==> violet: inputs <==
==> flow/design.v <==
module URP_PCIE_CRC32_GEN
#(
    parameter   DATA_WIDTH              = 224,
    parameter   CRC_WIDTH               = 32
)
(
    input   wire    [DATA_WIDTH-1:0]    data_i,
    output  logic   [CRC_WIDTH-1:0]     checksum_o
);
    logic           [DATA_WIDTH-1:0]    dividend;
    logic           [CRC_WIDTH-1:0]     crc_temp;
    always_comb begin
        dividend                            = data_i;
        crc_temp                            = 32'h00000000;
        for (int unsigned i = 0; i < DATA_WIDTH; i = i + 1) begin
            if (crc_temp[CRC_WIDTH-1] != dividend[DATA_WIDTH-1]) begin
                crc_temp                        = (crc_temp << 1) ^ 32'h814141AB;
            end 
            else begin
                crc_temp                        = crc_temp << 1;
            end
            dividend                            = dividend << 1;
        end
    end
    assign  checksum_o                  = crc_temp;   
endmodule
module URP_PCIE_RX_DATA_LINK_LAYER (
    input   logic                   clk,
    input   logic                   rst_n,
    input   logic   [267:0]         tlp_data_i,  
    input   logic                   tlp_data_valid_i,  
    output  logic                   tlp_data_ready_o,  
    output  logic   [31:0]          dllp_o,  
    output  logic                   dllp_valid_o,  
    input   logic                   dllp_read_i,  
    output  logic   [223:0]         tlp_data_o,  
    output  logic                   tlp_data_valid_o,  
    input   logic                   tlp_data_ready_i  
);
    logic [31:0]                lcrc_computed;       
    logic [31:0]                lcrc_received;       
    logic                       lcrc_valid;          
    logic [11:0]                sequence_number;     
    logic [11:0]                sequence_expected;   
    logic                       nak_scheduled_flag; 
    logic                       ack_scheduled_flag;
    logic [31:0]                dllp_data_gen;       
    logic lcrc_valid_o;
    logic [267:0] tlp_data_with_crc;
    logic [235:0] tlp_data_no_crc;
    logic [223:0] tlp_data_reg;
    logic valid;
    URP_PCIE_CRC32_GEN #(
        .DATA_WIDTH(236),   
        .CRC_WIDTH(32)      
    ) lcrc_gen (
        .data_i(tlp_data_i[267:32]),  
        .checksum_o(lcrc_computed)                     
    );
    always_comb begin
        lcrc_valid = 1'b1;
        lcrc_received = tlp_data_i[31:0];   
        if (lcrc_computed == lcrc_received) begin
            lcrc_valid = 1'b1;  
        end else begin
            lcrc_valid = 1'b0;
        end
    end
    always_ff @(posedge clk or negedge rst_n) begin
        if (!rst_n) begin
            sequence_expected <= 12'b0;   
            ack_scheduled_flag <= 1'b0;  
            nak_scheduled_flag <= 1'b0;  
            tlp_data_reg <= 223'b0;
            valid <= 1'b0;
            sequence_number <= 12'b0;
        end else if ( tlp_data_valid_i == lcrc_valid ) begin
            sequence_number = tlp_data_i[267:256];  
            if (sequence_number > sequence_expected) begin
                nak_scheduled_flag <= 1'b1;   
                ack_scheduled_flag <= 1'b0;   
                valid <= 1'b0;
            end else if (sequence_number < sequence_expected) begin
                nak_scheduled_flag <= 1'b0;   
                ack_scheduled_flag <= 1'b1;   
                valid <= 1'b1;
            end else if(sequence_number == sequence_expected) begin  
                tlp_data_reg <= tlp_data_i[255:32];
                valid <= 1'b1;
                sequence_expected <= sequence_expected + 1;  
            end
        end
    end
    always_ff @(posedge clk or negedge rst_n) begin
        if (!rst_n) begin
            dllp_data_gen <= 32'd0;
            dllp_valid_o <= 1'b0;
        end else if (tlp_data_valid_i && lcrc_valid) begin
            if (ack_scheduled_flag) begin  
                dllp_data_gen <= {20'b0,sequence_expected-1};  
                dllp_valid_o <= 1'b1;  
            end else if (nak_scheduled_flag) begin  
                dllp_data_gen <= {3'b0, 1'b1, 16'b0, sequence_expected};  
                dllp_valid_o <= 1'b1;  
            end else begin  
                dllp_valid_o <= 1'b0;  
            end
        end
    end
    assign tlp_data_o = tlp_data_reg;   
    assign tlp_data_valid_o = tlp_data_valid_i && lcrc_valid && valid;  
    assign tlp_data_ready_o = tlp_data_ready_i;  
    assign dllp_o = dllp_data_gen;
endmodule
==> flow/run.sh <==
#!/bin/bash
# the make line also repeats each setting of config.mk as NAME=value (left out here)
make -C /OpenROAD-flow-scripts/flow DESIGN_CONFIG=/design/flow/config.mk WORK_HOME=/design/flow/orfs CLKGATE_MAP_FILE= finish
==> flow/config.mk <==
export PLATFORM = sky130hd
export DESIGN_NAME = URP_PCIE_RX_DATA_LINK_LAYER
export DESIGN_NICKNAME = URP_PCIE_RX_DATA_LINK_LAYER
export VERILOG_FILES = /design/flow/design.v
export SDC_FILE = /design/flow/constraint.sdc
export NUM_CORES = 4
export LEC_CHECK = 0
export CAP_MARGIN = 15
export CORE_MARGIN = 2
export CORE_UTILIZATION = 71
export CTS_CLUSTER_SIZE = 60
export MAX_ROUTING_LAYER = met4
export PLACE_DENSITY = 0.66
export SLEW_MARGIN = 20
==> flow/constraint.sdc <==
create_clock -name core_clock -period 27.2 [get_ports {clk}]
set_input_delay 5.4400 -clock core_clock [delete_from_list [all_inputs] [get_ports {clk}]]
set_output_delay 5.4400 -clock core_clock [all_outputs]
set_load 0.01 [all_outputs]
==> juniper (differences from violet) <==
--- a/flow/config.mk
+++ b/flow/config.mk
@@ -6,9 +6,6 @@
 export NUM_CORES = 4
 export LEC_CHECK = 0
-export CAP_MARGIN = 15
+export CAP_MARGIN = 20
 export CORE_MARGIN = 2
-export CORE_UTILIZATION = 71
-export CTS_CLUSTER_SIZE = 60
-export MAX_ROUTING_LAYER = met4
-export PLACE_DENSITY = 0.66
+export CORE_UTILIZATION = 58
 export SLEW_MARGIN = 20
==> flow/constraint.sdc (replaced) <==
create_clock -name core_clock -period 15.9 [get_ports {clk}]
set_input_delay 3.1800 -clock core_clock [delete_from_list [all_inputs] [get_ports {clk}]]
set_output_delay 3.1800 -clock core_clock [all_outputs]
set_load 0.01 [all_outputs]
==> fjord (differences from violet) <==
--- a/flow/config.mk
+++ b/flow/config.mk
@@ -6,9 +6,11 @@
 export NUM_CORES = 4
 export LEC_CHECK = 0
-export CAP_MARGIN = 15
+export ABC_AREA = 1
+export CAP_MARGIN = 20
 export CORE_MARGIN = 2
-export CORE_UTILIZATION = 71
-export CTS_CLUSTER_SIZE = 60
+export CORE_UTILIZATION = 72
+export CTS_CLUSTER_DIAMETER = 398
+export CTS_CLUSTER_SIZE = 45
 export MAX_ROUTING_LAYER = met4
-export PLACE_DENSITY = 0.66
-export SLEW_MARGIN = 20
+export PLACE_DENSITY = 0.93
+export SLEW_MARGIN = 40
==> flow/constraint.sdc (replaced) <==
create_clock -name core_clock -period 29.0 [get_ports {clk}]
set_input_delay 5.8000 -clock core_clock [delete_from_list [all_inputs] [get_ports {clk}]]
set_output_delay 5.8000 -clock core_clock [all_outputs]
set_load 0.01 [all_outputs]
==> xenon (differences from violet) <==
--- a/flow/config.mk
+++ b/flow/config.mk
@@ -6,9 +6,7 @@
 export NUM_CORES = 4
 export LEC_CHECK = 0
-export CAP_MARGIN = 15
+export CAP_MARGIN = 20
 export CORE_MARGIN = 2
-export CORE_UTILIZATION = 71
-export CTS_CLUSTER_SIZE = 60
-export MAX_ROUTING_LAYER = met4
-export PLACE_DENSITY = 0.66
+export CORE_UTILIZATION = 58
+export SETUP_SLACK_MARGIN = 0.34
 export SLEW_MARGIN = 20
==> flow/constraint.sdc (replaced) <==
create_clock -name core_clock -period 22.5 [get_ports {clk}]
set_input_delay 4.5000 -clock core_clock [delete_from_list [all_inputs] [get_ports {clk}]]
set_output_delay 4.5000 -clock core_clock [all_outputs]
set_load 0.01 [all_outputs]
==> notes <==
violet stopped in 5_1_grt (GRT-0116). juniper ended with an error in 5_1_grt. xenon ran to the end with violations: setup timing. fjord ended with an error in 3_5_place_dp on DPL-0038. Synthesized cell count is the same in xenon and violet. Between fjord and xenon, the lower die size is in fjord (gap about 20%, measured against xenon). Against violet, the area after synthesis of fjord is lower by about 0.7%.

========
==> run a: inputs <==
// URP_PCIE_RX_DATA_LINK_LAYER: RTL as listed in full above, without the edits since
make LEC_CHECK=0 CAP_MARGIN=35 CORE_MARGIN=2 CORE_UTILIZATION=58 CTS_CLUSTER_DIAMETER=270 HOLD_SLACK_MARGIN=0.3 SETUP_SLACK_MARGIN=-1.63 SLEW_MARGIN=20 TNS_END_PERCENT=5 finish   # period 21.1 ns
run.sh (not shown) runs the stock make flow with config.mk's settings and CLKGATE_MAP_FILE=.
==> run b (differences from run a) <==
- ABC_AREA: not set -> 1
- CAP_MARGIN: 35 -> 20
- CELL_PAD_IN_SITES_DETAIL_PLACEMENT: not set -> 1
- CELL_PAD_IN_SITES_GLOBAL_PLACEMENT: not set -> 2
- CORE_MARGIN: 2 -> 3
- CORE_UTILIZATION: 58 -> 53
- CTS_CLUSTER_DIAMETER: 270 -> not set
- CTS_CLUSTER_SIZE: not set -> 78
- MIN_ROUTING_LAYER: not set -> met2
- PLACE_DENSITY_LB_ADDON: not set -> 0.02
- SETUP_SLACK_MARGIN: -1.63 -> not set
- SLEW_MARGIN: 20 -> 35
- TNS_END_PERCENT: 5 -> 95
==> flow/constraint.sdc (replaced) <==
create_clock -name core_clock -period 29.0 [get_ports {clk}]
set_input_delay 5.8000 -clock core_clock [delete_from_list [all_inputs] [get_ports {clk}]]
set_output_delay 5.8000 -clock core_clock [all_outputs]
set_load 0.01 [all_outputs]
==> run c (differences from run a) <==
- CAP_MARGIN: 35 -> 20
- CORE_UTILIZATION: 58 -> 40
- CTS_CLUSTER_DIAMETER: 270 -> not set
- HOLD_SLACK_MARGIN: 0.3 -> not set
- SETUP_SLACK_MARGIN: -1.63 -> not set
- TNS_END_PERCENT: 5 -> not set
==> flow/constraint.sdc (replaced) <==
create_clock -name core_clock -period 29.0 [get_ports {clk}]
set_input_delay 5.8000 -clock core_clock [delete_from_list [all_inputs] [get_ports {clk}]]
set_output_delay 5.8000 -clock core_clock [all_outputs]
set_load 0.01 [all_outputs]
==> run d (differences from run a) <==
- CAP_MARGIN: 35 -> 20
- CORE_UTILIZATION: 58 -> 64
- CTS_CLUSTER_DIAMETER: 270 -> not set
- CTS_CLUSTER_SIZE: not set -> 99
- HOLD_SLACK_MARGIN: 0.3 -> not set
- SETUP_SLACK_MARGIN: -1.63 -> not set
- TNS_END_PERCENT: 5 -> 25
==> flow/constraint.sdc (replaced) <==
create_clock -name core_clock -period 33.7 [get_ports {clk}]
set_input_delay 6.7400 -clock core_clock [delete_from_list [all_inputs] [get_ports {clk}]]
set_output_delay 6.7400 -clock core_clock [all_outputs]
set_load 0.01 [all_outputs]
==> results <==
quantity	run b	run c	run a	run d
Post-DR wirelength/cell	-	23.6 um	23.1 um	25.1 um
Count of nets left with antenna violations after detail routing	-	0	0	0
Mi-comb count	-	2,581	2,581	2,581
Drt total wl	-	122,000 um	123,000 um	106,000 um
Number of buffers added on ports	-	528	528	528
Final setup viols	-	0	1	0
Final HPWL from detailed placement	-	103,000 um	103,000 um	86,900 um
Setup tns final	-	0 ns	-3.17 ns	0 ns
Sequential fraction of total cell area	-	13.2%	12.1%	14.6%
Buffers inserted during post-CTS setup optimization	-	0	13	0
Worst slack on hold paths	-	0.470 ns	0.476 ns	0.469 ns
Hold_sp	-	tlp_data_reg[150]	tlp_data_reg[203]	tlp_data_reg[48]
Via count of the first global-routing pass	-	25.7k	29.9k	24.7k
Number of sinks handled by clock tree synthesis	-	254	254	254
Detailed-route via count	-	24.8k	28.2k	23.9k
RSZ-0062 raised after global routing	-	false	true	false
Number of ordinary inverters in the final layout	-	20	20	20
Outcome	stopped before the end	complete, no violations	failed layout checks	complete, no violations
Last stage reached	3_3_place_gp	-	-	-
Reasons for failing layout checks	-	-	negative setup slack	-
Crit. path cell count	-	42	45	39
Nets at Floorplan	4,637	3,237	3,237	3,237
Library cell with the highest instance count after synthesis	sky130_fd_sc_hd__xor2_1	sky130_fd_sc_hd__nand2_1	sky130_fd_sc_hd__nand2_1	sky130_fd_sc_hd__nand2_1
Max-Slew Margin vs Limit	-	39.7%	44.4%	16.8%
Height of the die	268 um	306 um	255 um	243 um
Total cell area at the placement stage	-	46,900 um^2	50,900 um^2	42,500 um^2
Arrival time reported for the critical path endpoint	-	22.61 ns	20.05 ns	25.99 ns

========
==> job 3951 <==
Starts from the design.v that is shown in full above.
Settings: LEC_CHECK=0, ABC_AREA=1, CAP_MARGIN=20, CORE_MARGIN=2, CORE_UTILIZATION=72, CTS_CLUSTER_DIAMETER=398, CTS_CLUSTER_SIZE=45, MAX_ROUTING_LAYER=met4, PLACE_DENSITY=0.95, SLEW_MARGIN=40; clock period 29.0 ns.
==> job 6062 (differences from job 3951) <==
==> flow/config.mk (replaced) <==
export PLATFORM = sky130hd
export DESIGN_NAME = URP_PCIE_RX_DATA_LINK_LAYER
export DESIGN_NICKNAME = URP_PCIE_RX_DATA_LINK_LAYER
export VERILOG_FILES = /design/flow/design.v
export SDC_FILE = /design/flow/constraint.sdc
export NUM_CORES = 4
export LEC_CHECK = 0
export ABC_AREA = 1
export CAP_MARGIN = 25
export CELL_PAD_IN_SITES_DETAIL_PLACEMENT = 2
export CELL_PAD_IN_SITES_GLOBAL_PLACEMENT = 3
export CORE_MARGIN = 10
export CORE_UTILIZATION = 22
export CTS_CLUSTER_SIZE = 14
export GPL_ROUTABILITY_DRIVEN = 0
export GPL_TIMING_DRIVEN = 1
export MAX_ROUTING_LAYER = met4
export PLACE_DENSITY_LB_ADDON = 0.01
export SLEW_MARGIN = 20
==> job 5867 (differences from job 3951) <==
--- a/flow/config.mk
+++ b/flow/config.mk
@@ -10,7 +10,5 @@
 export CORE_MARGIN = 2
-export CORE_UTILIZATION = 72
-export CTS_CLUSTER_DIAMETER = 398
-export CTS_CLUSTER_SIZE = 45
-export MAX_ROUTING_LAYER = met4
-export PLACE_DENSITY = 0.95
-export SLEW_MARGIN = 40
+export CORE_UTILIZATION = 58
+export CTS_CLUSTER_SIZE = 76
+export SETUP_SLACK_MARGIN = 0.34
+export SLEW_MARGIN = 20
==> flow/constraint.sdc (replaced) <==
create_clock -name core_clock -period 25.1 [get_ports {clk}]
set_input_delay 5.0200 -clock core_clock [delete_from_list [all_inputs] [get_ports {clk}]]
set_output_delay 5.0200 -clock core_clock [all_outputs]
set_load 0.01 [all_outputs]
==> results.json <==
{
  "status": "stopped before the end",
  "stop_stage": "5_1_grt",
  "error_message": "[ERROR GRT-0232] Routing congestion too high. Check the congestion heatmap in the GUI.",
  "gp_congestion": 0.976,
  "floorplan.core_util_pct": 58.8,
  "die_w_um": 254,
  "chip_area_mm2": 0.0647
}
the above is filed under job 5867

==> results.json <==
{
  "status": "finished with violations",
  "synth_dominant_cell_count": "xor2_1",
  "setup_ws_ns": -9.29,
  "chip_area_mm2": 0.182,
  "so_faults": "negative setup slack",
  "die_w_um": 426,
  "floorplan.core_util_pct": 22.1,
  "grt_pass1_vias": 39600,
  "setup_viol": 255
}
the above is filed under job 6062

==> results.json <==
{
  "floorplan.core_util_pct": 72.7,
  "die_w_um": 229,
  "error_message": "[ERROR DPL-0038] Utilization greater than 100%, impossible to legalize",
  "status": "stopped before the end",
  "stop_stage": "3_5_place_dp"
}
the above is filed under job 3951


========
==> zinc <==
Starts from the design.v that is shown in full above.
Settings: LEC_CHECK=0, ABC_AREA=1, CAP_MARGIN=20, CORE_MARGIN=2, CORE_UTILIZATION=72, CTS_CLUSTER_DIAMETER=398, CTS_CLUSTER_SIZE=45, MAX_ROUTING_LAYER=met4, PLACE_DENSITY=0.36, SLEW_MARGIN=40; clock period 29.0 ns.
==> inputs of cedar, as changes to zinc <==
ABC_AREA = not set   (was 1)
CAP_MARGIN = 15   (was 20)
CTS_CLUSTER_DIAMETER = not set   (was 398)
CTS_CLUSTER_SIZE = 60   (was 45)
PLACE_DENSITY = not set   (was 0.36)
SLEW_MARGIN = 20   (was 40)
==> flow/constraint.sdc (replaced) <==
create_clock -name core_clock -period 27.9 [get_ports {clk}]
set_input_delay 5.5800 -clock core_clock [delete_from_list [all_inputs] [get_ports {clk}]]
set_output_delay 5.5800 -clock core_clock [all_outputs]
set_load 0.01 [all_outputs]
==> results <==
zinc died in detailed placement (3_5_place_dp) on DPL-0038. cedar aborted during global routing (5_1_grt) on GRT-0232.
Against cedar, the synthesized area of zinc is smaller by 0.71%.
In zinc the die size is lower than in cedar, by 0.70%.
Between cedar and zinc, the lower synthesized cell count is in cedar (gap 32%, measured against zinc).
==> figures <==
item                                                                                cedar                               zinc
Summed standard-cell area reported by yosys                                     36600 µm²                          36300 µm²
Status                                                                     did not finish                     did not finish
Stage where the flow stopped                                     global routing (5_1_grt)  detailed placement (3_5_place_dp)
Sequential fraction of the synthesis area                                           0.174                              0.175
Die area                                                                        52600 µm²                          52300 µm²
Number of instances in the synthesized netlist                                       2949                               4349
Cell total in the yosys stat output                                                  2949                               4349
Fraction of the mapped netlist area in simple logic gates                          0.0832                              0.298
Leading area contributor after synthesis                                          xnor3_1                             xor2_1
Area of the placeable core                                                      50200 µm²                          50000 µm²
Last weighted congestion value of the routability-driven placer                      1.04                               1.07
Yosys aoi share                                                                   0.00749                             0.0208
Post-synthesis mux area share                                                     0.00335                           0.000310
Floorplan utilization                                                               0.729                              0.727
Synthesized netlist net count                                                        3237                               4637
Unique cell type count in the Yosys netlist                                            52                                 54
